==> run.sh <==
#!/bin/bash
# the make line also repeats each setting of config.mk as NAME=value (left out here)
make -C /OpenROAD-flow-scripts/flow DESIGN_CONFIG=/design/flow/config.mk WORK_HOME=/design/flow/orfs CLKGATE_MAP_FILE= finish
==> config.mk <==
export PLATFORM = sky130hd
export DESIGN_NAME = mips_top
export DESIGN_NICKNAME = mips_top
export VERILOG_FILES = /design/flow/design.v
export SDC_FILE = /design/flow/constraint.sdc
export NUM_CORES = 4
export LEC_CHECK = 0
export CAP_MARGIN = 20
export CORE_MARGIN = 2
export CORE_UTILIZATION = 60
export CTS_CLUSTER_SIZE = 21
export PLACE_DENSITY = 0.6
export SLEW_MARGIN = 20
==> constraint.sdc <==
create_clock -name core_clock -period 4.7 [get_ports {clk}]
set_input_delay 0.9400 -clock core_clock [delete_from_list [all_inputs] [get_ports {clk}]]
set_output_delay 0.9400 -clock core_clock [all_outputs]
set_load 0.01 [all_outputs]
==> design.v <==
`timescale 1ns/1ns
module IF (
    input           clk,rst,sel,
    input   [31:0]  Shift_address,
    output  [31:0]  PC,
    output  [31:0]  PC_out);
    wire [31:0] PC1;
    assign PC_out = PC + 32'd1;
    mux2_1 mux (PC_out, Shift_address,sel,PC1);
    D_32 d1(PC1,PC,clk,rst);
endmodule
module IF_ID (
    input   [31:0]  in1,in2,
    input           clk,rst,flush,
    output  [31:0]  out1,out2);
    reg [31:0] instr;
    D_32 d1(in1,out1,clk,rst);
    always @ (posedge clk or posedge rst)
    begin
    if(rst==1)
    instr<=32'hFC000000;
    else if(flush)
    instr<=32'hFC000000;
    else
    instr<=in2;
    end
    assign out2 = instr;
endmodule
module ID (
    input       [31:0]  in1,WriteData,
    input               clk,rst,RegWrite,
    input       [4:0]   Destination,
    output      [31:0]  Data1,Data2,
    output      [31:0]  extend,
    output      [4:0]   Rd,Rs,Rt);
    assign extend = {{16{in1[15]}}, in1[15:0]};
    assign Rd = in1[15:11];
    assign Rs = in1[25:21];
    assign Rt = in1[20:16];
    RegFile File (clk,rst,RegWrite,in1[25:21],in1[20:16],Destination,WriteData,Data1,Data2);
endmodule
module control( Instruction, WB,MEM,EX);
    input [31:0] Instruction;
    output       MEM,WB;
    output [3:0] EX;
    reg     [1:0]   ALUOp;
    reg             ALUSrc,Branch,RegWrite,RegDst;
    always @(*) begin
        case(Instruction[31:26])
            6'b000000: begin
                ALUOp = 2'b10;
                ALUSrc = 0;
                Branch = 0;
                RegWrite = 1;
                RegDst = 1;
            end
            6'b000100: begin
                ALUOp = 2'b01;
                ALUSrc = 0;
                Branch = 1;
                RegWrite = 0;
                RegDst = 0;
            end
            6'b001000: begin
                ALUOp = 2'b00;
                ALUSrc = 1;
                Branch = 0;
                RegWrite = 1;
                RegDst = 0;
            end
            default: begin
                ALUOp = 2'b00;
                ALUSrc = 0;
                Branch = 0;
                RegWrite = 0;
                RegDst = 0;
            end
        endcase
    end
    assign WB = RegWrite;
    assign MEM = Branch;
    assign EX = {RegDst,ALUOp,ALUSrc};
endmodule
module RegFile(
    input           clk,reset,RegWrite,
    input   [4:0]   ReadReg1,ReadReg2,WriteReg,
    input   [31:0]  WriteData,
    output  [31:0]  ReadData1,ReadData2);
    wire [31:0] r[31:0];
    wire [31:0] enable;
    wire [31:0] out1,out2;
    genvar i;
    decoder d(WriteReg,enable);
    generate
    for(i=0;i<32;i=i+1) begin : regs
    dff_reg f(clk,reset,RegWrite & enable[i],WriteData,r[i]);
    end
    endgenerate
    assign out1 = r[ReadReg1];
    assign out2 = r[ReadReg2];
    assign ReadData1 = (RegWrite && WriteReg == ReadReg1) ? WriteData : out1;
    assign ReadData2 = (RegWrite && WriteReg == ReadReg2) ? WriteData : out2;
endmodule
module ID_EX (
    input   [31:0]  in1, in2, in3, in4,
    input   [4:0]   in5,in6,in7,
    input   [3:0]   ex_in,
    input           clk,rst,flush,mem_in,wb_in,
    output  [4:0]   Rd,Rs,Rt,
    output  [31:0]  A,B,Address,extend,
    output          mem_out,wb_out,ALUSrc,RegDst,
    output  [1:0]   ALUOp);
    D_32 d1(in1,A,clk,rst);
    D_32 d2(in2,B,clk,rst);
    D_32 d3(in3,Address,clk,rst);
    D_32 d4(in4,extend,clk,rst);
    D_5 d5(in5,Rd,clk,rst);
    D_5 d6(in6,Rs,clk,rst);
    D_5 d7(in7,Rt,clk,rst);
    d_ff     ff1     (.clk(clk),.rst(rst),.d(wb_in & ~flush),.q(wb_out));
    d_ff     ff3     (.clk(clk),.rst(rst),.d(mem_in & ~flush),.q(mem_out));
    d_ff     ff6     (.clk(clk),.rst(rst),.d(ex_in[0]),.q(ALUSrc));
    d_ff     ff8     (.clk(clk),.rst(rst),.d(ex_in[1]),.q(ALUOp[0]));
    d_ff     ff9     (.clk(clk),.rst(rst),.d(ex_in[2]),.q(ALUOp[1]));
    d_ff     ff10    (.clk(clk),.rst(rst),.d(ex_in[3]),.q(RegDst));
endmodule
module EX(
    input   [31:0]  pc,extended,reg1,reg2,data,wbdata,
    input           ALUSrc,RegDst,
    input   [1:0]   ALUOp,
    input   [4:0]   Rd,Rt,
    input   [1:0]   A,B,
    output  [31:0]  pc_in,alu_result,
    output  [4:0]   dst,
    output          zero);
    wire [31:0] ALUIn1,ALUIn2,ALUIn2_temp;
    wire op0,op1,op2;
    bit32ADD pc_add      (.in1(pc),.in2(extended<<2),.out(pc_in));
    mux2_1   mux_alu     (.in1(ALUIn2_temp),.in2(extended),.sel(ALUSrc),.out(ALUIn2));
    mux3_1   mux_alu_2   (.in1(reg2),.in2(data),.in3(wbdata),.sel(B),.out(ALUIn2_temp));
    mux3_1   mux_alu_1   (.in1(reg1),.in2(data),.in3(wbdata),.sel(A),.out(ALUIn1));
    MyALU    alu         (.in1(ALUIn1),.in2(ALUIn2),.op({op0|op2,op1}),.alu_result(alu_result),.zero(zero));
    ALU_ctrl ctrl        (.func(extended[5:0]),.alu_op0(ALUOp[0]),.alu_op1(ALUOp[1]),.op({op2,op1,op0}));
    assign dst = RegDst ? Rd : Rt;
endmodule
module MyALU(
    input [31:0] in1,in2,
    input [1:0] op,
    output [31:0] alu_result,
    output zero);
    wire [31:0] and_wire, or_wire, add_wire, sub_wire;
    bit32AND  and_op    (.in1(in1),.in2(in2),.out(and_wire));
    bit32OR   or_op     (.in1(in1),.in2(in2),.out(or_wire));
    bit32ADD  add_op    (.in1(in1),.in2(in2),.out(add_wire));
    bit32SUB  sub_op    (.in1(in1),.in2(in2),.out(sub_wire));
    bit32_4to1mux mux (.in1(and_wire),.in2(add_wire),.in3(or_wire),.in4(sub_wire),.sel(op),.out(alu_result));
    assign zero = (alu_result == 32'b0);
endmodule
module ALU_ctrl (func,alu_op0,alu_op1,op);
    input alu_op0,alu_op1;
    input [5:0] func;
    output [2:0] op;
    assign op[0] = (~alu_op1 & alu_op0) | (alu_op1 & func[1]);
    assign op[1] = (~func[2]) | (~alu_op1);
    assign op[2] = (func[1] & alu_op1) | alu_op0;
endmodule
module EX_MEM(
    input   [31:0]  pc_in,alu_result_in,
    input   [4:0]   dstreg_in,
    input           zero_in,clk,rst,flush,wb_in,mem_in,
    output  [31:0]  pc_out,alu_result_out,
    output  [4:0]   dstreg_out,
    output          zero_out,mem_out,wb_out);
    D_32   pc_reg              (.in(pc_in),.clk(clk),.rst(rst),.out(pc_out));
    D_32   alu_result_reg      (.in(alu_result_in),.clk(clk),.rst(rst),.out(alu_result_out));
    D_5    dstreg_reg          (.in(dstreg_in),.clk(clk),.rst(rst),.out(dstreg_out));
    d_ff   zero_reg            (.d(zero_in),.clk(clk),.rst(rst),.q(zero_out));
    d_ff   RegWrite_reg        (.d(wb_in & ~flush),.clk(clk),.rst(rst),.q(wb_out));
    d_ff   branch_reg          (.d(mem_in & ~flush),.clk(clk),.rst(rst),.q(mem_out));
endmodule
module MEM(
    input           branch,zero,
    output          PCSrc);
    and     g1          (PCSrc,branch,zero);
endmodule
module MEM_WB(
    input   [31:0]  alu_result_in,
    input   [4:0]   dstreg_in,
    input           clk,rst,wb_in,
    output  [31:0]  alu_result_out,
    output  [4:0]   dstreg_out,
    output          RegWrite);
    D_32   alu_result  (.in(alu_result_in),.clk(clk),.rst(rst),.out(alu_result_out));
    D_5    dstreg_reg  (.in(dstreg_in),.clk(clk),.rst(rst),.out(dstreg_out));
    d_ff   wb_reg      (.d(wb_in),.clk(clk),.rst(rst),.q(RegWrite));
endmodule
module WB(
    input   [31:0]  alu_result,
    output  [31:0]  write_data);
    assign write_data = alu_result;
endmodule
module hazard(input [4:0] Rs,Rt,Rd_mem,Rd_wb,
    input wb_mem,wb_wb,
    output reg [1:0] A,B);
    always @(*) begin
        if (wb_mem && Rs == Rd_mem)     A = 2'd1;
        else if (wb_wb && Rs == Rd_wb)  A = 2'd2;
        else                            A = 2'd0;
        if (wb_mem && Rt == Rd_mem)     B = 2'd1;
        else if (wb_wb && Rt == Rd_wb)  B = 2'd2;
        else                            B = 2'd0;
    end
endmodule
module mux2_1(in1,in2,sel,out);
    input [31:0] in1,in2;
    input sel;
    output reg [31:0]out;
    always @*
    begin
    case (sel)
    1'b0: out=in1;
    1'b1: out=in2;
    endcase
    end
endmodule
module mux3_1(in1,in2,in3,sel,out);
    input [31:0] in1,in2,in3;
    input [1:0] sel;
    output reg [31:0]out;
    always @*
    begin
    case (sel)
    2'd1: out=in2;
    2'd2: out=in3;
    default: out=in1;
    endcase
    end
endmodule
module bit32_4to1mux(
    output [31:0] out,
    input [31:0] in1,in2,in3,in4,
    input [1:0] sel);
    wire [31:0] out1,out2;
    mux2_1 mux1(.out(out1),.sel(sel[0]),.in1(in1),.in2(in2));
    mux2_1 mux2(.out(out2),.sel(sel[0]),.in1(in3),.in2(in4));
    mux2_1 mux3(.out(out),.sel(sel[1]),.in1(out1),.in2(out2));
endmodule
module bit32AND (
    output [31:0] out,
    input [31:0] in1,in2);
    assign {out}=in1 & in2;
endmodule
module bit32OR (
    output [31:0] out,
    input [31:0] in1,in2);
    assign {out}=in1 | in2;
endmodule
module bit32ADD (
    output [31:0] out,
    input [31:0] in1,in2);
    assign {out}=in1 + in2;
endmodule
module bit32SUB (
    output [31:0] out,
    input [31:0] in1,in2);
    assign {out}=in1 + (~in2) + 1;
endmodule
module d_ff(
    input d,clk,rst,
    output reg q);
    always @(posedge clk or posedge rst) begin
        if(rst)
            q <= 1'b0;
        else
            q <= d;
    end
endmodule
module D_32(in,out,clk,rst);
    input[31:0] in;
    input clk,rst;
    output reg [31:0] out;
    always @ (posedge clk or posedge rst)
    begin
    if(rst==1)
    out<=0;
    else
    out<=in;
    end
endmodule
module dff_reg(clk,rst,en,D,Q);
    input [31:0] D;
    input clk,rst,en;
    output reg [31:0]Q;
    always @(posedge clk or posedge rst)
    begin
    if(rst==1)
    Q<=32'd0;
    else if(en)
    Q<=D;
    end
endmodule
module D_5(in,out,clk,rst);
    input[4:0] in;
    input clk,rst;
    output reg [4:0] out;
    always @ (posedge clk or posedge rst)
    begin
    if(rst==1)
    out<=0;
    else
    out<=in;
    end
endmodule
module decoder(in,out);
    input [4:0] in;
    output [31:0] out;
    assign out = 32'd1 << in;
endmodule
module mips_top (
    input           clk,
    input           rst,
    output  [31:0]  imem_addr,
    input   [31:0]  imem_data,
    output          wb_en,
    output  [4:0]   wb_reg,
    output  [31:0]  wb_data);
    wire            flush;
    wire            PCSrc,RegWrite,ALUSrc,RegDst,zero_EXOut,zero_MEMIn,branch;
    wire    [1:0]   ALUOp;
    wire    [3:0]   EX_ctrl;
    wire            MEM_ctrl,MEM_ctrl1;
    wire            WB_ctrl,WB_ctrl1,WB_ctrl2;
    wire    [31:0]  Shift_address,WriteData;
    wire    [31:0]  Rs_IDOut,Rt_IDOut,Rs_EXIn,Rt_EXIn;
    wire    [31:0]  extended_IDOut,extended_EXIn;
    wire    [31:0]  instr_IDIn;
    wire    [31:0]  PC_IFOut,PC_IDIn,PC_EXIn,PC_EXOut;
    wire    [31:0]  ALUResult_EXOut,ALUResult_MEMIn,ALUResult_WBIn;
    wire    [1:0]   a,b;
    wire    [4:0]   WriteReg,Rs_out,Rt_out,Rd_addr_IDOut,Rs_Addr_ID_out,Rt_Addr_ID_out,Rd_addr_EXIn,Dst_EXOut,Rd_addr_MEMIn;
    IF      fetch   (.clk(clk),.rst(rst),.sel(PCSrc),.Shift_address(Shift_address),.PC_out(PC_IFOut),.PC(imem_addr));
    IF_ID   if_id   (.clk(clk),.rst(rst),.flush(flush),.in1(PC_IFOut),.in2(imem_data),.out1(PC_IDIn),.out2(instr_IDIn));
    ID      decode  (.clk(clk),.rst(rst),.in1(instr_IDIn),.WriteData(WriteData),.RegWrite(RegWrite),
                     .Destination(WriteReg),.Data1(Rs_IDOut),.Data2(Rt_IDOut),.extend(extended_IDOut),
                     .Rd(Rd_addr_IDOut),.Rs(Rs_out),.Rt(Rt_out));
    control ctrl    (.Instruction(instr_IDIn),.EX(EX_ctrl),.MEM(MEM_ctrl),.WB(WB_ctrl));
    ID_EX   id_ex   (.clk(clk),.rst(rst),.flush(flush),.in1(Rs_IDOut),.in2(Rt_IDOut),.in3(PC_IDIn),.in4(extended_IDOut),
                     .in5(Rd_addr_IDOut),.in6(Rs_out),.in7(Rt_out),.ex_in(EX_ctrl),.mem_in(MEM_ctrl),.wb_in(WB_ctrl),
                     .Rd(Rd_addr_EXIn),.A(Rs_EXIn),.B(Rt_EXIn),.Address(PC_EXIn),.extend(extended_EXIn),
                     .wb_out(WB_ctrl1),.mem_out(MEM_ctrl1),.ALUSrc(ALUSrc),.RegDst(RegDst),.ALUOp(ALUOp),
                     .Rs(Rs_Addr_ID_out),.Rt(Rt_Addr_ID_out));
    EX      execute (.pc(PC_EXIn),.extended(extended_EXIn),.reg1(Rs_EXIn),.reg2(Rt_EXIn),.ALUSrc(ALUSrc),.RegDst(RegDst),
                     .ALUOp(ALUOp),.Rd(Rd_addr_EXIn),.Rt(Rt_Addr_ID_out),.dst(Dst_EXOut),
                     .pc_in(PC_EXOut),.alu_result(ALUResult_EXOut),.zero(zero_EXOut),
                     .data(ALUResult_MEMIn),.wbdata(WriteData),.A(a),.B(b));
    EX_MEM  ex_mem  (.clk(clk),.rst(rst),.flush(flush),.pc_in(PC_EXOut),.alu_result_in(ALUResult_EXOut),.dstreg_in(Dst_EXOut),
                     .zero_in(zero_EXOut),.wb_in(WB_ctrl1),.mem_in(MEM_ctrl1),.pc_out(Shift_address),
                     .alu_result_out(ALUResult_MEMIn),.dstreg_out(Rd_addr_MEMIn),.zero_out(zero_MEMIn),.mem_out(branch),
                     .wb_out(WB_ctrl2));
    MEM     mem     (.PCSrc(PCSrc),.branch(branch),.zero(zero_MEMIn));
    MEM_WB  mem_wb  (.clk(clk),.rst(rst),.alu_result_in(ALUResult_MEMIn),.dstreg_in(Rd_addr_MEMIn),.wb_in(WB_ctrl2),
                     .alu_result_out(ALUResult_WBIn),.dstreg_out(WriteReg),.RegWrite(RegWrite));
    WB      WriteBack (.alu_result(ALUResult_WBIn),.write_data(WriteData));
    hazard  hz      (.Rs(Rs_Addr_ID_out),.Rt(Rt_Addr_ID_out),.Rd_mem(Rd_addr_MEMIn),.Rd_wb(WriteReg),
                     .wb_mem(WB_ctrl2),.wb_wb(RegWrite),.A(a),.B(b));
    assign flush = PCSrc;
    assign wb_en   = RegWrite;
    assign wb_reg  = WriteReg;
    assign wb_data = WriteData;
endmodule
==> metrics.txt, run 1 <==
# HELP chip_impl_metric Physical implementation figures
# TYPE chip_impl_metric gauge
chip_impl_info{name="outcome",value="failed layout checks"} 1
chip_impl_info{name="checkFailReasons",value="setup timing"} 1
chip_impl_metric{name="achievable_frequency",unit="GHz"} 0.183
chip_impl_metric{name="synth.cellmix.simpleShare",unit="%"} 6.18
chip_impl_info{name="path_delay_family",value="simple AND/OR/NAND/NOR gates"} 1
chip_impl_metric{name="cp_num_cells",unit=""} 21
chip_impl_info{name="clockRootBuffer",value="sky130_fd_sc_hd__clkbuf_16"} 1
chip_impl_metric{name="fp_nets",unit=""} 5970
chip_impl_metric{name="p_int",unit="mW"} 19.9
chip_impl_metric{name="netlist.area_leader.share",unit="%"} 49.7
chip_impl_metric{name="placed_instances",unit=""} 7489
chip_impl_metric{name="power_clock",unit="mW"} 12.0
chip_impl_info{name="worst_path_max_delay_cell",value="sky130_fd_sc_hd__or4_4"} 1
chip_impl_metric{name="core-area",unit="sq um"} 112000
chip_impl_metric{name="critical_path.max_fanout",unit=""} 7
chip_impl_metric{name="total_leakage_power",unit="nW"} 38.1
chip_impl_metric{name="cts.clk_slew.worst_paths",unit="ps"} 60
chip_impl_metric{name="finalPower",unit="mW"} 26.7
chip_impl_metric{name="synth.area.mux_share",unit="%"} 18.6
chip_impl_metric{name="die_height",unit="microns"} 341
chip_impl_metric{name="dp_hpwl",unit="mm"} 191
chip_impl_info{name="unrepaired_setup_endpoints_after_global_routing",value="true"} 1
chip_impl_metric{name="core_util_floorplan",unit="%"} 60.5
chip_impl_info{name="setup.worst_path.end_class",value="register"} 1
chip_impl_info{name="hp-start",value="if_id.d1.out[14]$_DFF_PP0_"} 1
chip_impl_info{name="crit_type",value="register to register"} 1
chip_impl_info{name="crit_path_cell_trace",value="xor2_2 > nor4_2 > and3_4 > buf_12 > mux2i_1 > a211oi_1 > a21oi_1 > ha_2 > nand2b_1 > nand4_1 > a31oi_2 > buf_4 > a32oi_1 > nor2_1 > a2111o_1 > nand4bb_1 > or4_4 > or4_1 > nor4_2 > nand4b_1 > nor4_2"} 1
chip_impl_metric{name="finalClockSkew",unit="ps"} 45.8
chip_impl_metric{name="and_or_or_and_cells_area_fraction",unit="%"} 17.8
chip_impl_metric{name="yosys-stat-cells",unit=""} 5808
chip_impl_metric{name="clk_path_buf_depth",unit=""} 3
chip_impl_metric{name="synth.yosys.chip_area",unit="sq um"} 68100
chip_impl_metric{name="p_seq",unit="mW"} 12.3
chip_impl_info{name="synth_area_leader_cell",value="sky130_fd_sc_hd__dfrtp_1"} 1
chip_impl_metric{name="seqPwrFrac",unit="%"} 46.0
chip_impl_metric{name="min_delay_path_depth",unit=""} 0
chip_impl_metric{name="chipArea",unit="sq um"} 116000
chip_impl_metric{name="post_synth_arst_share",unit="%"} 100
chip_impl_metric{name="final_antenna_net_count",unit=""} 0
chip_impl_metric{name="synth_warnings",unit=""} 10
chip_impl_metric{name="edf_count",unit=""} 0
chip_impl_metric{name="drt_first_pass_iters",unit=""} 21
chip_impl_metric{name="numPortBuffers",unit=""} 103
chip_impl_info{name="synth_top_flop_cell",value="sky130_fd_sc_hd__dfrtp_1"} 1
chip_impl_metric{name="log.warning_count",unit=""} 94
chip_impl_metric{name="tot_gr_track_use",unit="%"} 54.2
chip_impl_metric{name="totalWireLength",unit="mm"} 318
chip_impl_info{name="synth_top_cell_by_count",value="sky130_fd_sc_hd__dfrtp_1"} 1
chip_impl_metric{name="cts_max_level",unit=""} 4
chip_impl_metric{name="setup_viol",unit=""} 9
chip_impl_metric{name="flops_out_of_synthesis",unit=""} 1358
chip_impl_metric{name="synth.cell_area",unit="sq um"} 68100
chip_impl_info{name="worst_setup_path_start_kind",value="register"} 1
chip_impl_metric{name="clkSinkCount",unit=""} 1358
chip_impl_info{name="crit-reg2reg-capture",value="ex_mem.zero_reg.q$_DFF_PP0_"} 1
chip_impl_info{name="top_power_group",value="sequential cells"} 1
chip_impl_metric{name="num_io_pins",unit=""} 104
chip_impl_metric{name="grt_max_degree",unit=""} 92
chip_impl_info{name="synth.top_cells.by_area",value="sky130_fd_sc_hd__dfrtp_1 (50%), sky130_fd_sc_hd__mux2_2 (18%), sky130_fd_sc_hd__a221oi_1 (4.2%)"} 1
chip_impl_metric{name="maxSlewHeadroom",unit="%"} 5.38
chip_impl_metric{name="peakVddDrop",unit="uV"} 363
chip_impl_metric{name="swShare",unit="%"} 25.5
chip_impl_metric{name="antenna_violations_before_repair",unit=""} 29
chip_impl_metric{name="final_period_minus_worst_setup_slack",unit="ps"} 5460
chip_impl_metric{name="ys_types",unit=""} 99
chip_impl_metric{name="yosysSeqAreaShare",unit="%"} 49.9
chip_impl_metric{name="ff2ff_setup_slack",unit="ps"} -760
chip_impl_metric{name="drv_slew",unit=""} 0
chip_impl_info{name="timing.rr.start",value="id_ex.d7.out[3]$_DFF_PP0_"} 1
chip_impl_metric{name="sw_power",unit="mW"} 6.80
chip_impl_info{name="startpoint",value="id_ex.d7.out[3]$_DFF_PP0_"} 1
chip_impl_metric{name="syn-mean-instance-area",unit="sq um"} 11.7
chip_impl_info{name="holdCritPathClass",value="register to register"} 1
chip_impl_metric{name="wire_length_of_the_first_global_routing_pass",unit="mm"} 443
chip_impl_metric{name="detailedRoute.firstIterationViolations",unit=""} 10900
chip_impl_metric{name="arrival",unit="ps"} 6140
chip_impl_metric{name="syn-instance-count",unit=""} 5808
chip_impl_metric{name="max-cap-violations",unit=""} 0
chip_impl_metric{name="worst_reg_to_reg_cells",unit=""} 21
chip_impl_info{name="tritoncts_clock_tree",value="built"} 1
chip_impl_metric{name="grt_pass1_vias",unit=""} 58600
chip_impl_metric{name="setup_tns",unit="ps"} -3030
chip_impl_metric{name="fin_nets",unit=""} 6330
chip_impl_metric{name="final_critical_path_setup_slack",unit="ps"} -756
chip_impl_metric{name="postCtsHoldBufs",unit=""} 0
chip_impl_metric{name="pwr-share-comb",unit="%"} 9.1
chip_impl_info{name="common_cells",value="sky130_fd_sc_hd__dfrtp_1 (1,352), sky130_fd_sc_hd__mux2_2 (1,061), sky130_fd_sc_hd__clkbuf_1 (448), sky130_fd_sc_hd__a221oi_1 (329), sky130_fd_sc_hd__a22oi_1 (322)"} 1
chip_impl_metric{name="finalCritPeriodShare",unit="%"} 116
chip_impl_metric{name="globalRoute.totalOverflow",unit=""} 0
chip_impl_metric{name="worst_pin_slew",unit="ps"} 1420
chip_impl_metric{name="vias",unit=""} 61300
chip_impl_info{name="post_synth_main_logic_family",value="multiplexers"} 1
chip_impl_metric{name="drcViolationCount",unit=""} 0
chip_impl_metric{name="xor_share",unit="%"} 1.39
chip_impl_metric{name="power.combinational.total",unit="mW"} 2.42
chip_impl_metric{name="avgViaCountPerCell",unit=""} 7.87
chip_impl_metric{name="areaGrowthSynthToFinish",unit="%"} 19.4
chip_impl_metric{name="avgRoutedWirePerCell",unit="microns"} 40.8
chip_impl_metric{name="critPathRequiredTime",unit="ps"} 5390
chip_impl_metric{name="clockPowerShare",unit="%"} 45.0
chip_impl_metric{name="worst_skew_pair.late_latency",unit="ps"} 800
chip_impl_info{name="timing.critical_path.to",value="ex_mem.zero_reg.q$_DFF_PP0_"} 1
chip_impl_metric{name="cts-buffers-inserted",unit=""} 144
chip_impl_metric{name="placer_s_final_routability_congestion_estimate",unit=""} 1.04
chip_impl_metric{name="die_width",unit="microns"} 341
chip_impl_metric{name="critical-path-max-stage-delay",unit="ps"} 470
chip_impl_metric{name="final-hold-violation-count",unit=""} 0
chip_impl_info{name="cpMostUsedCell",value="sky130_fd_sc_hd__nor4_2"} 1
chip_impl_metric{name="power_density_normalized_to_cell_area",unit="nW/um^2"} 329
chip_impl_metric{name="finalNonFillerCells",unit=""} 7795
chip_impl_metric{name="synthAdderAreaFrac",unit="%"} 2.37
chip_impl_info{name="timing.hold.worst_endpoint",value="id_ex.d3.out[14]$_DFF_PP0_"} 1
chip_impl_metric{name="core.rowCount",unit=""} 123
chip_impl_metric{name="fillers",unit=""} 7881
chip_impl_metric{name="cp.buffers_inverters",unit=""} 2
==> final cells by class <==
| cell class | instances | area [sq um] | share of cell area, % |
|---|---|---|---|
| sequential | 1358 | 34000 | 41.8 |
| timing repair buffer | 757 | 7070 | 8.69 |
| clock inverter | 48 | 661 | 0.812 |
| multi-input combinational | 3786 | 32900 | 40.5 |
| antenna | 19 | 47.5 | 0.0585 |
| clock buffer | 206 | 4260 | 5.24 |
| inverter | 121 | 458 | 0.563 |
| tap | 1500 | 1880 | 2.31 |
==> through the flow <==
stage | setup slack (ps) | instance area, sq um | hold slack (ps) | util (%)
6_report | -756 | 81300 | 346 | 72.3
3_3_place_gp | -920 | 75100 | 332 | 66.7
3_5_place_dp | -1080 | 75100 | 335 | 66.8
2_1_floorplan | -15020 | 68100 | 331 | -
5_1_grt | -1050 | 81300 | 349 | 72.2
4_1_cts | -832 | 80600 | 348 | 71.6
==> metal layers <==
| layer | wire [microns] | up-vias | share of wire, % | GRT usage [%] |
|---|---|---|---|---|
| met2 | 122000 | 6035 | 38 | 71.6 |
| met3 | 53300 | 2377 | 17 | 28.8 |
| met5 | 436 | - | 0.14 | 3.02 |
| met1 | 108000 | 30000 | 34 | 66.2 |
| li1 | - | 22900 | - | - |
| met4 | 34000 | 34 | 11 | 40.6 |
==> repair_timing <==
item	in CTS	in global routing
resized	104	89
buffers inserted	15	15
cloned	1	0
setup endpoints to repair	16	19
pin swaps	22	47
==> run 2, diff against run 1 <==
Settings changed: CORE_UTILIZATION 60 to 59, CTS_CLUSTER_SIZE 21 to default, PLACE_DENSITY 0.6 to default.
Clock period 4.7 ns to 3.78 ns, I/O delays scaled along.
==> run 2 against run 1 <==
  * Still fails the layout checks on setup timing
  * Synthesized cell count unchanged
  * Count of clock-buffer cells in the layout grew 1
  * Setup slack worse by 1100 ps
  * Clock skew down 18 ps
  * Sequential share of layout area decreased by 1.6 points
  * Critical path depth is 6 higher
  * Worst hold slack got worse by 4.5 ps
  * Routed wire length up 1.6%
  * Core utilization rose by 1.7 points
  * Critical endpoint unchanged
==> metrics.txt, run 2 <==
# HELP chip_impl_metric Physical implementation figures
# TYPE chip_impl_metric gauge
chip_impl_info{name="outcome",value="failed layout checks"} 1
chip_impl_info{name="checkFailReasons",value="setup timing"} 1
chip_impl_metric{name="final_antenna_net_count",unit=""} 0
chip_impl_info{name="path_delay_family",value="simple AND/OR/NAND/NOR gates"} 1
chip_impl_metric{name="seqPwrFrac",unit="%"} 45.9
chip_impl_metric{name="ys_types",unit=""} 99
chip_impl_metric{name="final_critical_path_setup_slack",unit="ps"} -1910
chip_impl_info{name="grt_most_used_layer",value="met2"} 1
chip_impl_metric{name="edf_count",unit=""} 0
chip_impl_metric{name="worst_pin_slew",unit="ps"} 1400
chip_impl_metric{name="post_synth_arst_share",unit="%"} 100
chip_impl_metric{name="setup_viol",unit=""} 32
chip_impl_info{name="setup.worst_path.end_class",value="register"} 1
chip_impl_metric{name="synthAdderAreaFrac",unit="%"} 2.37
chip_impl_metric{name="finish.utilization",unit="%"} 74.0
chip_impl_metric{name="drcViolationCount",unit=""} 0
chip_impl_metric{name="totalWireLength",unit="mm"} 323
chip_impl_metric{name="min_delay_path_depth",unit=""} 0
chip_impl_metric{name="achievable_frequency",unit="GHz"} 0.176
chip_impl_metric{name="cts_max_level",unit=""} 4
chip_impl_metric{name="worst_skew_pair.late_latency",unit="ps"} 820
chip_impl_metric{name="fp_nets",unit=""} 5970
chip_impl_metric{name="core_util_floorplan",unit="%"} 59.5
chip_impl_info{name="worst_setup_path_start_kind",value="register"} 1
chip_impl_info{name="clockRootBuffer",value="sky130_fd_sc_hd__clkbuf_16"} 1
chip_impl_metric{name="and_or_or_and_cells_area_fraction",unit="%"} 17.8
chip_impl_info{name="synth_area_leader_cell",value="sky130_fd_sc_hd__dfrtp_1"} 1
chip_impl_metric{name="peakVddDrop",unit="uV"} 509
chip_impl_metric{name="max-cap-violations",unit=""} 0
chip_impl_metric{name="avgRoutedWirePerCell",unit="microns"} 40.0
chip_impl_metric{name="avgViaCountPerCell",unit=""} 7.78
chip_impl_metric{name="core.rowCount",unit=""} 124
chip_impl_metric{name="post-place-ws",unit="ps"} -2420
chip_impl_metric{name="synth.yosys.chip_area",unit="sq um"} 68100
chip_impl_info{name="crit-reg2reg-capture",value="ex_mem.zero_reg.q$_DFF_PP0_"} 1
chip_impl_metric{name="pwr-share-comb",unit="%"} 9.6
chip_impl_info{name="synth.top_cells.by_area",value="sky130_fd_sc_hd__dfrtp_1 (50%), sky130_fd_sc_hd__mux2_2 (18%), sky130_fd_sc_hd__a221oi_1 (4.2%)"} 1
chip_impl_metric{name="critical-path-max-stage-delay",unit="ps"} 520
chip_impl_metric{name="final-hold-violation-count",unit=""} 0
chip_impl_metric{name="wire_length_of_the_first_global_routing_pass",unit="mm"} 447
chip_impl_metric{name="use_met2",unit="%"} 70.7
chip_impl_metric{name="worst_reg_to_reg_cells",unit=""} 27
chip_impl_metric{name="antenna_violations_before_repair",unit=""} 20
chip_impl_metric{name="areaGrowthSynthToFinish",unit="%"} 24.2
chip_impl_metric{name="power_clock",unit="mW"} 14.9
chip_impl_info{name="hp-start",value="if_id.d1.out[28]$_DFF_PP0_"} 1
chip_impl_info{name="timing.rr.start",value="id_ex.d7.out[1]$_DFF_PP0_"} 1
chip_impl_metric{name="num_io_pins",unit=""} 104
chip_impl_metric{name="groute.layer.met3.usage",unit="%"} 31.0
chip_impl_metric{name="fillers",unit=""} 7755
chip_impl_metric{name="critical_path.max_fanout",unit=""} 5
chip_impl_metric{name="detailedRoute.firstIterationViolations",unit=""} 10900
chip_impl_metric{name="die_width",unit="microns"} 344
chip_impl_metric{name="syn-mean-instance-area",unit="sq um"} 11.7
chip_impl_metric{name="critPathRequiredTime",unit="ps"} 4500
chip_impl_metric{name="maxSlewHeadroom",unit="%"} 6.90
chip_impl_metric{name="chipArea",unit="sq um"} 118000
chip_impl_metric{name="dp_hpwl",unit="mm"} 202
chip_impl_metric{name="postCtsHoldBufs",unit=""} 0
chip_impl_metric{name="power.combinational.total",unit="mW"} 3.20
chip_impl_info{name="startpoint",value="id_ex.d7.out[1]$_DFF_PP0_"} 1
chip_impl_metric{name="netlist.area_leader.share",unit="%"} 49.7
chip_impl_metric{name="arrival",unit="ps"} 6410
chip_impl_metric{name="numPortBuffers",unit=""} 103
chip_impl_info{name="common_cells",value="sky130_fd_sc_hd__dfrtp_1 (1,352), sky130_fd_sc_hd__mux2_2 (1,061), sky130_fd_sc_hd__clkbuf_1 (448), sky130_fd_sc_hd__a221oi_1 (329), sky130_fd_sc_hd__a22oi_1 (322)"} 1
chip_impl_info{name="synth_top_flop_cell",value="sky130_fd_sc_hd__dfrtp_1"} 1
chip_impl_metric{name="clkSinkCount",unit=""} 1358
chip_impl_info{name="synth_top_cell_by_count",value="sky130_fd_sc_hd__dfrtp_1"} 1
chip_impl_metric{name="flops_out_of_synthesis",unit=""} 1358
chip_impl_metric{name="syn-instance-count",unit=""} 5808
chip_impl_metric{name="cp_num_cells",unit=""} 27
chip_impl_metric{name="p_seq",unit="mW"} 15.3
chip_impl_metric{name="cts.clk_slew.worst_paths",unit="ps"} 60
chip_impl_info{name="tritoncts_clock_tree",value="built"} 1
chip_impl_metric{name="die_height",unit="microns"} 344
chip_impl_metric{name="synth_warnings",unit=""} 10
chip_impl_metric{name="grt_max_degree",unit=""} 140
chip_impl_metric{name="xor_share",unit="%"} 1.39
chip_impl_metric{name="grt_pass1_vias",unit=""} 60000
chip_impl_metric{name="synth.area.mux_share",unit="%"} 18.6
chip_impl_metric{name="core-area",unit="sq um"} 114000
chip_impl_metric{name="globalRoute.totalOverflow",unit=""} 0
chip_impl_metric{name="synth.cell_area",unit="sq um"} 68100
chip_impl_metric{name="power_density_normalized_to_cell_area",unit="nW/um^2"} 394
chip_impl_info{name="worst_path_max_delay_cell",value="sky130_fd_sc_hd__or4_4"} 1
chip_impl_info{name="top_power_group",value="sequential cells"} 1
chip_impl_metric{name="drv_slew",unit=""} 0
chip_impl_info{name="timing.critical_path.to",value="ex_mem.zero_reg.q$_DFF_PP0_"} 1
chip_impl_info{name="holdCritPathClass",value="register to register"} 1
chip_impl_metric{name="clk_path_buf_depth",unit=""} 3
chip_impl_metric{name="synth.cellmix.simpleShare",unit="%"} 6.18
chip_impl_metric{name="grtUsageMet1",unit="%"} 64.7
chip_impl_metric{name="finalClockSkew",unit="ps"} 27.6
chip_impl_metric{name="swShare",unit="%"} 25.9
chip_impl_metric{name="drt_first_pass_iters",unit=""} 13
chip_impl_metric{name="stdcell_area",unit="sq um"} 84600
chip_impl_metric{name="ff2ff_setup_slack",unit="ps"} -1910
chip_impl_info{name="post_synth_main_logic_family",value="multiplexers"} 1
chip_impl_metric{name="p_int",unit="mW"} 24.7
chip_impl_metric{name="yosys-stat-cells",unit=""} 5808
chip_impl_metric{name="cp.buffers_inverters",unit=""} 9
chip_impl_metric{name="vias",unit=""} 62900
chip_impl_metric{name="yosysSeqAreaShare",unit="%"} 49.9
chip_impl_metric{name="log.warning_count",unit=""} 114
chip_impl_info{name="unrepaired_setup_endpoints_after_global_routing",value="true"} 1
chip_impl_metric{name="final_period_minus_worst_setup_slack",unit="ps"} 5690
chip_impl_metric{name="tot_gr_track_use",unit="%"} 54.0
chip_impl_metric{name="placer_s_final_routability_congestion_estimate",unit=""} 1.04
chip_impl_metric{name="clockPowerShare",unit="%"} 44.6
chip_impl_metric{name="instance_area_at_placement",unit="sq um"} 76800
chip_impl_metric{name="sw_power",unit="mW"} 8.63
chip_impl_metric{name="fin_nets",unit=""} 6587
chip_impl_info{name="timing.hold.worst_endpoint",value="id_ex.d3.out[28]$_DFF_PP0_"} 1
chip_impl_metric{name="total_leakage_power",unit="nW"} 39.6
chip_impl_info{name="crit_type",value="register to register"} 1
chip_impl_metric{name="cts-buffers-inserted",unit=""} 143
chip_impl_metric{name="finalCritPeriodShare",unit="%"} 150
## run 2: per-stage QoR
stage / setup TNS [ps] / power [mW] / hold slack [ps] / cells
after floorplan: - / 16.9 / 331 / 5808
final: -25170 / 33.3 / 342 / 8084
after detailed placement: -29690 / 18.3 / 335 / 7675
after global placement: -28020 / 18.3 / 332 / 7675
after global routing: -28000 / 34.0 / 348 / 8051
after CTS: -20310 / 33.0 / 347 / 7987
## run 2: repair_timing
action                                  CTS  global route
setup buffers                            56            63
gates resized                           182           224
pin swaps                                56           109
endpoints found under the setup margin   28            32
gates cloned                              2             2
## run 2: area by class of cell
cell class,count,area [sq um],share of cell area (%)
Clock inverter,49,631,0.745
Sequential cell,1358,34000,40.2
Timing Repair Buffer,1015,9490,11.2
Inverter,121,460,0.544
Antenna cell,36,90.1,0.106
Multi-Input combinational cell,3786,33800,40.0
Tap cell,1512,1890,2.24
Clock buffer,207,4240,5.02
## run 2: routing by layer
metal / up-vias / wire length [microns]
met4: 38 / 35200
met5: - / 608
met2: 6189 / 123000
met3: 2419 / 54800
met1: 30900 / 109000
li1: 23400 / -
==> run 3, diff against run 2 <==
Settings changed: CORE_UTILIZATION 59 to 38, PLACE_DENSITY from default to 0.6.
Clock period 3.78 ns to 10.9 ns, I/O delays scaled along.
==> run 3 against run 2 <==
  * The run now finishes clean
  * Cell area down 9.1%
  * Synthesized cell count stayed put
  * Combinational power decreased by 73%
  * Critical path depth decreased by 8
  * Clock skew is 14 ps higher
  * Count of clock-buffer cells in the layout increased by 4
  * Non-clock buffer count down 748
  * Routed wire length shrank 4.4%
  * Synthesized area is the same
  * Die size increased by 55%
  * Global-route usage is 21 points lower
  * Maximum frequency shrank 19%
==> metrics.txt, run 3 <==
# HELP chip_impl_metric Physical implementation figures
# TYPE chip_impl_metric gauge
chip_impl_info{name="outcome",value="finished clean"} 1
chip_impl_metric{name="achievable_frequency",unit="GHz"} 0.143
chip_impl_metric{name="fp_nets",unit=""} 5970
chip_impl_metric{name="clk_path_buf_depth",unit=""} 3
chip_impl_metric{name="swShare",unit="%"} 26.0
chip_impl_metric{name="yosysSeqAreaShare",unit="%"} 49.9
chip_impl_metric{name="ff2ff_setup_slack",unit="ps"} 3920
chip_impl_metric{name="setup_tns",unit="ps"} 0
chip_impl_metric{name="worst_skew_pair.late_latency",unit="ps"} 810
chip_impl_metric{name="wire_length_the_detailed_router_placed_on_met1",unit="mm"} 115
chip_impl_metric{name="fin_nets",unit=""} 5841
chip_impl_metric{name="antenna_violations_before_repair",unit=""} 21
chip_impl_metric{name="areaGrowthSynthToFinish",unit="%"} 12.9
chip_impl_metric{name="power_clock",unit="mW"} 5.01
chip_impl_metric{name="syn-mean-instance-area",unit="sq um"} 11.7
chip_impl_info{name="path_delay_family",value="simple AND/OR/NAND/NOR gates"} 1
chip_impl_metric{name="grt_pass1_vias",unit=""} 54800
chip_impl_metric{name="post_synth_arst_share",unit="%"} 100
chip_impl_metric{name="core-area",unit="sq um"} 178000
chip_impl_metric{name="cp_num_cells",unit=""} 19
chip_impl_metric{name="chipArea",unit="sq um"} 183000
chip_impl_metric{name="flops_out_of_synthesis",unit=""} 1358
chip_impl_info{name="hp-start",value="if_id.d1.out[16]$_DFF_PP0_"} 1
chip_impl_metric{name="yosys-stat-cells",unit=""} 5808
chip_impl_metric{name="min_delay_path_depth",unit=""} 0
chip_impl_info{name="crit_path_cell_trace",value="xor2_1 > nor4_1 > and3_2 > mux2i_1 > a211oi_1 > a21oi_1 > ha_1 > a211oi_1 > o2111ai_1 > a31oi_1 > a211oi_1 > nor3_1 > xnor2_1 > o21ai_0 > or4_1 > or4_1 > nor4_1 > nand4b_1 > nor4_2"} 1
chip_impl_info{name="worst_setup_path_start_kind",value="register"} 1
chip_impl_metric{name="numPortBuffers",unit=""} 103
chip_impl_info{name="synth_top_flop_cell",value="sky130_fd_sc_hd__dfrtp_1"} 1
chip_impl_metric{name="placer_s_final_routability_congestion_estimate",unit=""} 0.962
chip_impl_metric{name="core_util_floorplan",unit="%"} 38.2
chip_impl_metric{name="core.rowCount",unit=""} 155
chip_impl_metric{name="met2RoutedLength",unit="mm"} 123
chip_impl_info{name="synth_area_leader_cell",value="sky130_fd_sc_hd__dfrtp_1"} 1
chip_impl_info{name="clockRootBuffer",value="sky130_fd_sc_hd__clkbuf_16"} 1
chip_impl_info{name="crit-reg2reg-capture",value="ex_mem.zero_reg.q$_DFF_PP0_"} 1
chip_impl_info{name="unrepaired_setup_endpoints_after_global_routing",value="false"} 1
chip_impl_metric{name="finalPower",unit="mW"} 11.2
chip_impl_metric{name="holdWs",unit="ps"} 335
chip_impl_metric{name="syn-instance-count",unit=""} 5808
chip_impl_metric{name="sw_power",unit="mW"} 2.90
chip_impl_metric{name="tot_gr_track_use",unit="%"} 33.3
chip_impl_metric{name="dp_hpwl",unit="mm"} 173
chip_impl_metric{name="seqPwrFrac",unit="%"} 47.4
chip_impl_metric{name="totalWireLength",unit="mm"} 309
chip_impl_metric{name="p_int",unit="mW"} 8.28
chip_impl_metric{name="finalClockSkew",unit="ps"} 41.4
chip_impl_metric{name="post_cts_resized",unit=""} 0
chip_impl_metric{name="total_leakage_power",unit="nW"} 35.1
chip_impl_metric{name="drcViolationCount",unit=""} 0
chip_impl_info{name="setup.worst_path.end_class",value="register"} 1
chip_impl_info{name="tritoncts_clock_tree",value="built"} 1
chip_impl_metric{name="critPathRequiredTime",unit="ps"} 11610
chip_impl_metric{name="final_period_minus_worst_setup_slack",unit="ps"} 6980
chip_impl_metric{name="max-cap-violations",unit=""} 0
chip_impl_metric{name="finalNonFillerCells",unit=""} 8152
chip_impl_metric{name="and_or_or_and_cells_area_fraction",unit="%"} 17.8
chip_impl_metric{name="setup_viol",unit=""} 0
chip_impl_info{name="cpMostUsedCell",value="sky130_fd_sc_hd__a211oi_1"} 1
chip_impl_info{name="highest_layer",value="met5"} 1
chip_impl_metric{name="final-hold-violation-count",unit=""} 0
chip_impl_metric{name="power.combinational.total",unit="uW"} 869
chip_impl_metric{name="placed_instances",unit=""} 7885
chip_impl_metric{name="clkSinkCount",unit=""} 1358
chip_impl_metric{name="drt_first_pass_iters",unit=""} 10
chip_impl_info{name="timing.critical_path.to",value="ex_mem.zero_reg.q$_DFF_PP0_"} 1
chip_impl_metric{name="log.warning_count",unit=""} 123
chip_impl_metric{name="finalCritPeriodShare",unit="%"} 64.0
chip_impl_metric{name="met3WireLength",unit="mm"} 45.5
chip_impl_metric{name="detailedRoute.firstIterationViolations",unit=""} 9630
chip_impl_metric{name="cts_setup_buffers",unit=""} 0
chip_impl_metric{name="cts.clk_slew.worst_paths",unit="ps"} 70
chip_impl_metric{name="critical_path.max_fanout",unit=""} 32
chip_impl_info{name="timing.hold.worst_endpoint",value="id_ex.d3.out[16]$_DFF_PP0_"} 1
chip_impl_info{name="top_power_group",value="sequential cells"} 1
chip_impl_metric{name="power_density_normalized_to_cell_area",unit="nW/um^2"} 146
chip_impl_metric{name="synth.cellmix.simpleShare",unit="%"} 6.18
chip_impl_metric{name="stdcell_area",unit="sq um"} 76900
chip_impl_metric{name="arrival",unit="ps"} 7690
chip_impl_metric{name="p_seq",unit="mW"} 5.31
chip_impl_metric{name="synth.cell_area",unit="sq um"} 68100
chip_impl_metric{name="globalRoute.totalOverflow",unit=""} 0
chip_impl_metric{name="final_critical_path_setup_slack",unit="ps"} 3920
chip_impl_metric{name="die_height",unit="microns"} 427
chip_impl_metric{name="pwr-share-comb",unit="%"} 7.8
chip_impl_metric{name="critical-path-max-stage-delay",unit="ps"} 960
chip_impl_metric{name="ys_types",unit=""} 99
chip_impl_metric{name="synth.yosys.chip_area",unit="sq um"} 68100
chip_impl_metric{name="fillers",unit=""} 16500
chip_impl_metric{name="worst_pin_slew",unit="ps"} 1290
chip_impl_metric{name="avgViaCountPerCell",unit=""} 6.98
chip_impl_metric{name="avgRoutedWirePerCell",unit="microns"} 37.9
chip_impl_metric{name="clockPowerShare",unit="%"} 44.8
chip_impl_info{name="synth.top_cells.by_area",value="sky130_fd_sc_hd__dfrtp_1 (50%), sky130_fd_sc_hd__mux2_2 (18%), sky130_fd_sc_hd__a221oi_1 (4.2%)"} 1
chip_impl_info{name="synth_top_cell_by_count",value="sky130_fd_sc_hd__dfrtp_1"} 1
chip_impl_metric{name="postCtsHoldBufs",unit=""} 0
chip_impl_metric{name="finish.utilization",unit="%"} 43.1
chip_impl_metric{name="final_antenna_net_count",unit=""} 0
chip_impl_metric{name="instance_area_at_placement",unit="sq um"} 72000
chip_impl_info{name="worst_path_max_delay_cell",value="sky130_fd_sc_hd__and3_2"} 1
chip_impl_metric{name="synthAdderAreaFrac",unit="%"} 2.37
chip_impl_metric{name="grt_max_degree",unit=""} 169
chip_impl_info{name="post_synth_main_logic_family",value="multiplexers"} 1
chip_impl_metric{name="maxSlewHeadroom",unit="%"} 13.9
chip_impl_info{name="startpoint",value="mem_wb.dstreg_reg.out[3]$_DFF_PP0_"} 1
chip_impl_metric{name="synth.area.mux_share",unit="%"} 18.6
chip_impl_info{name="common_cells",value="sky130_fd_sc_hd__dfrtp_1 (1,352), sky130_fd_sc_hd__mux2_2 (1,061), sky130_fd_sc_hd__clkbuf_1 (448), sky130_fd_sc_hd__a221oi_1 (329), sky130_fd_sc_hd__a22oi_1 (322)"} 1
chip_impl_metric{name="drv_slew",unit=""} 0
chip_impl_info{name="crit_type",value="register to register"} 1
chip_impl_metric{name="worst_reg_to_reg_cells",unit=""} 19
chip_impl_metric{name="wire_length_of_the_first_global_routing_pass",unit="mm"} 430
chip_impl_metric{name="die_width",unit="microns"} 427
chip_impl_info{name="holdCritPathClass",value="register to register"} 1
chip_impl_metric{name="cts_max_level",unit=""} 4
chip_impl_metric{name="synth_warnings",unit=""} 10
chip_impl_metric{name="xor_share",unit="%"} 1.39
chip_impl_metric{name="post-place-ws",unit="ps"} 3910
chip_impl_metric{name="edf_count",unit=""} 0
chip_impl_metric{name="cts-buffers-inserted",unit=""} 145
chip_impl_metric{name="cp.buffers_inverters",unit=""} 0
chip_impl_metric{name="vias",unit=""} 56900
chip_impl_metric{name="peakVddDrop",unit="uV"} 142
chip_impl_metric{name="num_io_pins",unit=""} 104
chip_impl_metric{name="netlist.area_leader.share",unit="%"} 49.7
chip_impl_info{name="timing.rr.start",value="mem_wb.dstreg_reg.out[3]$_DFF_PP0_"} 1
[run 3: layout make-up]
class                           instances  area [sq um]  area share (%)
Sequential cell                      1358         34000            44.2
Inverter                              121           458           0.596
Antenna cell                           11          27.5          0.0358
Tap cell                             2355          2950            3.83
Clock buffer                          211          4190            5.45
Clock inverter                         43           494           0.643
Multi-Input combinational cell       3786         32400            42.1
Timing Repair Buffer                  267          2410            3.13
[run 3: layer usage]
layer  track usage (%)  up-vias
met5             0.476        -
met4              20.5       20
met3              14.2     1650
met2              46.4     4666
met1              42.3    28600
li1                  -    21900
==> run 4, diff against run 3 <==
Settings changed: CORE_UTILIZATION 38 to 56, CTS_CLUSTER_SIZE from default to 96.
Clock period 10.9 ns to 4.3 ns, I/O delays scaled along.
==> run 4 against run 3 <==
  * The layout now fails its checks (setup timing)
  * Count of clock-buffer cells in the layout grew 2
  * Sequential power went up to 2.5 times the previous value
  * Synthesized cell count is the same
  * Critical path depth rose by 3
  * Clock skew is 3.5 ps lower
  * Non-clock buffer count rose by 558
==> metrics.txt, run 4 <==
# HELP chip_impl_metric Physical implementation figures
# TYPE chip_impl_metric gauge
chip_impl_info{name="outcome",value="failed layout checks"} 1
chip_impl_info{name="checkFailReasons",value="setup timing"} 1
chip_impl_metric{name="final_period_minus_worst_setup_slack",unit="ps"} 5370
chip_impl_metric{name="p_int",unit="mW"} 21.2
chip_impl_metric{name="worst_skew_pair.late_latency",unit="ps"} 810
chip_impl_metric{name="totalWireLength",unit="mm"} 318
chip_impl_metric{name="ys_types",unit=""} 99
chip_impl_info{name="synth_top_cell_by_count",value="sky130_fd_sc_hd__dfrtp_1"} 1
chip_impl_metric{name="min_delay_path_depth",unit=""} 0
chip_impl_info{name="setup.worst_path.end_class",value="register"} 1
chip_impl_metric{name="power.combinational.total",unit="mW"} 2.64
chip_impl_metric{name="die_width",unit="microns"} 353
chip_impl_metric{name="postCtsHoldBufs",unit=""} 0
chip_impl_metric{name="seqCellArea",unit="sq um"} 34000
chip_impl_metric{name="drt_first_pass_iters",unit=""} 11
chip_impl_metric{name="synth.yosys.chip_area",unit="sq um"} 68100
chip_impl_info{name="crit_type",value="register to register"} 1
chip_impl_metric{name="syn-instance-count",unit=""} 5808
chip_impl_metric{name="dp_hpwl",unit="mm"} 199
chip_impl_info{name="timing.critical_path.to",value="ex_mem.zero_reg.q$_DFF_PP0_"} 1
chip_impl_info{name="synth_top_flop_cell",value="sky130_fd_sc_hd__dfrtp_1"} 1
chip_impl_metric{name="fp_nets",unit=""} 5970
chip_impl_metric{name="cts_max_level",unit=""} 4
chip_impl_metric{name="worst_reg_to_reg_cells",unit=""} 22
chip_impl_metric{name="sw_power",unit="mW"} 7.37
chip_impl_metric{name="holdWs",unit="ps"} 340
chip_impl_metric{name="finish.utilization",unit="%"} 68.1
chip_impl_info{name="post_synth_main_logic_family",value="multiplexers"} 1
chip_impl_metric{name="pwr-share-comb",unit="%"} 9.2
chip_impl_metric{name="synthAdderAreaFrac",unit="%"} 2.37
chip_impl_metric{name="core-area",unit="sq um"} 120000
chip_impl_metric{name="chipArea",unit="sq um"} 124000
chip_impl_metric{name="max-cap-violations",unit=""} 0
chip_impl_info{name="tritoncts_clock_tree",value="built"} 1
chip_impl_metric{name="stdcell_area",unit="sq um"} 81900
chip_impl_info{name="worst_path_max_delay_cell",value="sky130_fd_sc_hd__or4_4"} 1
chip_impl_info{name="worst_setup_path_start_kind",value="register"} 1
chip_impl_metric{name="power_clock",unit="mW"} 12.5
chip_impl_metric{name="post_synth_arst_share",unit="%"} 100
chip_impl_metric{name="detailedRoute.firstIterationViolations",unit=""} 10400
chip_impl_metric{name="p_seq",unit="mW"} 13.4
chip_impl_metric{name="worst_pin_slew",unit="ps"} 1390
chip_impl_metric{name="critical_path.max_fanout",unit=""} 5
chip_impl_metric{name="synth.cell_area",unit="sq um"} 68100
chip_impl_metric{name="total_leakage_power",unit="nW"} 38.4
chip_impl_metric{name="swShare",unit="%"} 25.8
chip_impl_metric{name="clockPowerShare",unit="%"} 43.8
chip_impl_metric{name="maxSlewHeadroom",unit="%"} 6.87
chip_impl_metric{name="edf_count",unit=""} 0
chip_impl_metric{name="wire_length_of_the_first_global_routing_pass",unit="mm"} 445
chip_impl_metric{name="ff2ff_setup_slack",unit="ps"} -1070
chip_impl_metric{name="synth.cellmix.simpleShare",unit="%"} 6.18
chip_impl_metric{name="avgRoutedWirePerCell",unit="microns"} 39.9
chip_impl_metric{name="critPathRequiredTime",unit="ps"} 4990
chip_impl_info{name="common_cells",value="sky130_fd_sc_hd__dfrtp_1 (1,352), sky130_fd_sc_hd__mux2_2 (1,061), sky130_fd_sc_hd__clkbuf_1 (448), sky130_fd_sc_hd__a221oi_1 (329), sky130_fd_sc_hd__a22oi_1 (322)"} 1
chip_impl_metric{name="final_antenna_net_count",unit=""} 0
chip_impl_metric{name="and_or_or_and_cells_area_fraction",unit="%"} 17.8
chip_impl_metric{name="use_met2",unit="%"} 68.1
chip_impl_metric{name="logic_area",unit="sq um"} 33200
chip_impl_metric{name="log.warning_count",unit=""} 102
chip_impl_metric{name="finalClockSkew",unit="ps"} 37.8
chip_impl_info{name="clockRootBuffer",value="sky130_fd_sc_hd__clkbuf_16"} 1
chip_impl_metric{name="core_util_floorplan",unit="%"} 56.6
chip_impl_metric{name="final-hold-violation-count",unit=""} 0
chip_impl_metric{name="setup_viol",unit=""} 17
chip_impl_metric{name="fillers",unit=""} 9151
chip_impl_metric{name="clkSinkCount",unit=""} 1358
chip_impl_metric{name="xor_share",unit="%"} 1.39
chip_impl_metric{name="num_io_pins",unit=""} 104
chip_impl_metric{name="avgViaCountPerCell",unit=""} 7.59
chip_impl_info{name="crit-reg2reg-capture",value="ex_mem.zero_reg.q$_DFF_PP0_"} 1
chip_impl_metric{name="drv_slew",unit=""} 0
chip_impl_metric{name="vias",unit=""} 60500
chip_impl_metric{name="instance_area_at_placement",unit="sq um"} 75700
chip_impl_info{name="holdCritPathClass",value="register to register"} 1
chip_impl_metric{name="peakVddDrop",unit="uV"} 466
chip_impl_metric{name="tot_gr_track_use",unit="%"} 50.2
chip_impl_metric{name="areaGrowthSynthToFinish",unit="%"} 20.3
chip_impl_metric{name="die_height",unit="microns"} 353
chip_impl_metric{name="setup_tns",unit="ps"} -8050
chip_impl_metric{name="seqPwrFrac",unit="%"} 47.0
chip_impl_metric{name="globalRoute.totalOverflow",unit=""} 0
chip_impl_info{name="startpoint",value="mem_wb.dstreg_reg.out[1]$_DFF_PP0_"} 1
chip_impl_metric{name="finalCritPeriodShare",unit="%"} 125
chip_impl_info{name="crit_path_cell_trace",value="xor2_1 > nor4_2 > and3_4 > buf_12 > mux2i_1 > a211oi_2 > a21oi_1 > ha_1 > buf_4 > buf_4 > o21a_1 > o31a_1 > o22ai_2 > nor2_1 > a211o_1 > a211oi_2 > nand4bb_4 > or4_4 > or4_4 > nor4_4 > nand4b_1 > nor4_2"} 1
chip_impl_metric{name="drcViolationCount",unit=""} 0
chip_impl_metric{name="finalPower",unit="mW"} 28.6
chip_impl_metric{name="grtUsageMet1",unit="%"} 62.8
chip_impl_metric{name="fin_nets",unit=""} 6398
chip_impl_metric{name="clk_path_buf_depth",unit=""} 3
chip_impl_metric{name="cts.clk_slew.worst_paths",unit="ps"} 60
chip_impl_metric{name="core.rowCount",unit=""} 127
chip_impl_metric{name="critical-path-max-stage-delay",unit="ps"} 550
chip_impl_metric{name="syn-mean-instance-area",unit="sq um"} 11.7
chip_impl_metric{name="arrival",unit="ps"} 6060
chip_impl_metric{name="cts-buffers-inserted",unit=""} 144
chip_impl_info{name="path_delay_family",value="simple AND/OR/NAND/NOR gates"} 1
chip_impl_metric{name="power_density_normalized_to_cell_area",unit="nW/um^2"} 349
chip_impl_metric{name="netlist.area_leader.share",unit="%"} 49.7
chip_impl_metric{name="cp_num_cells",unit=""} 22
chip_impl_info{name="grt_most_used_layer",value="met2"} 1
chip_impl_info{name="synth.top_cells.by_area",value="sky130_fd_sc_hd__dfrtp_1 (50%), sky130_fd_sc_hd__mux2_2 (18%), sky130_fd_sc_hd__a221oi_1 (4.2%)"} 1
chip_impl_info{name="timing.rr.start",value="mem_wb.dstreg_reg.out[1]$_DFF_PP0_"} 1
chip_impl_metric{name="placer_s_final_routability_congestion_estimate",unit=""} 1.00
chip_impl_metric{name="flops_out_of_synthesis",unit=""} 1358
chip_impl_info{name="top_power_group",value="sequential cells"} 1
chip_impl_metric{name="grt_pass1_vias",unit=""} 59000
chip_impl_info{name="timing.hold.worst_endpoint",value="id_ex.d3.out[19]$_DFF_PP0_"} 1
chip_impl_metric{name="synth_warnings",unit=""} 10
chip_impl_info{name="unrepaired_setup_endpoints_after_global_routing",value="true"} 1
chip_impl_info{name="synth_area_leader_cell",value="sky130_fd_sc_hd__dfrtp_1"} 1
chip_impl_metric{name="antenna_violations_before_repair",unit=""} 18
chip_impl_metric{name="synth.area.mux_share",unit="%"} 18.6
chip_impl_metric{name="yosysSeqAreaShare",unit="%"} 49.9
chip_impl_metric{name="cp.buffers_inverters",unit=""} 3
chip_impl_metric{name="final_critical_path_setup_slack",unit="ps"} -1070
chip_impl_metric{name="numPortBuffers",unit=""} 103
chip_impl_metric{name="yosys-stat-cells",unit=""} 5808
chip_impl_metric{name="achievable_frequency",unit="GHz"} 0.186
chip_impl_metric{name="groute.layer.met3.usage",unit="%"} 23.7
chip_impl_metric{name="grt_max_degree",unit=""} 159
chip_impl_info{name="hp-start",value="if_id.d1.out[19]$_DFF_PP0_"} 1
run 4: per-stage QoR:
| step | std cells | setup WS [ps] |
|---|---|---|
| after detailed placement | 7650 | -1380 |
| final | 7975 | -1070 |
| after global placement | 7649 | -1450 |
| after floorplan | 5808 | -15340 |
| after global routing | 7956 | -1290 |
| after CTS | 7934 | -977 |
run 4: final cells by class:
cell class	count	area share [%]
well taps	1612	2.46
multi-input cells	3786	40.5
inverters	121	0.562
repair buffers	825	9.30
clock inverters	41	0.518
flip-flops and latches	1358	41.5
diodes	19	0.0581
clock buffers	213	5.10
run 4: repair_timing:
action                                  in CTS  in global routing
pin swaps                                   54                 54
endpoints found under the setup margin      19                 21
resized                                    150                 75
cloned                                       3                  0
buffers inserted                            29                 19
run 4: metal layers:
metal / part of all wire, % / vias to the layer above
met5: 0.060 / -
met2: 39 / 5550
met4: 9.8 / 18
met1: 35 / 29800
met3: 16 / 2120
li1: - / 23000
Power is estimated from default activity; no workload was simulated.
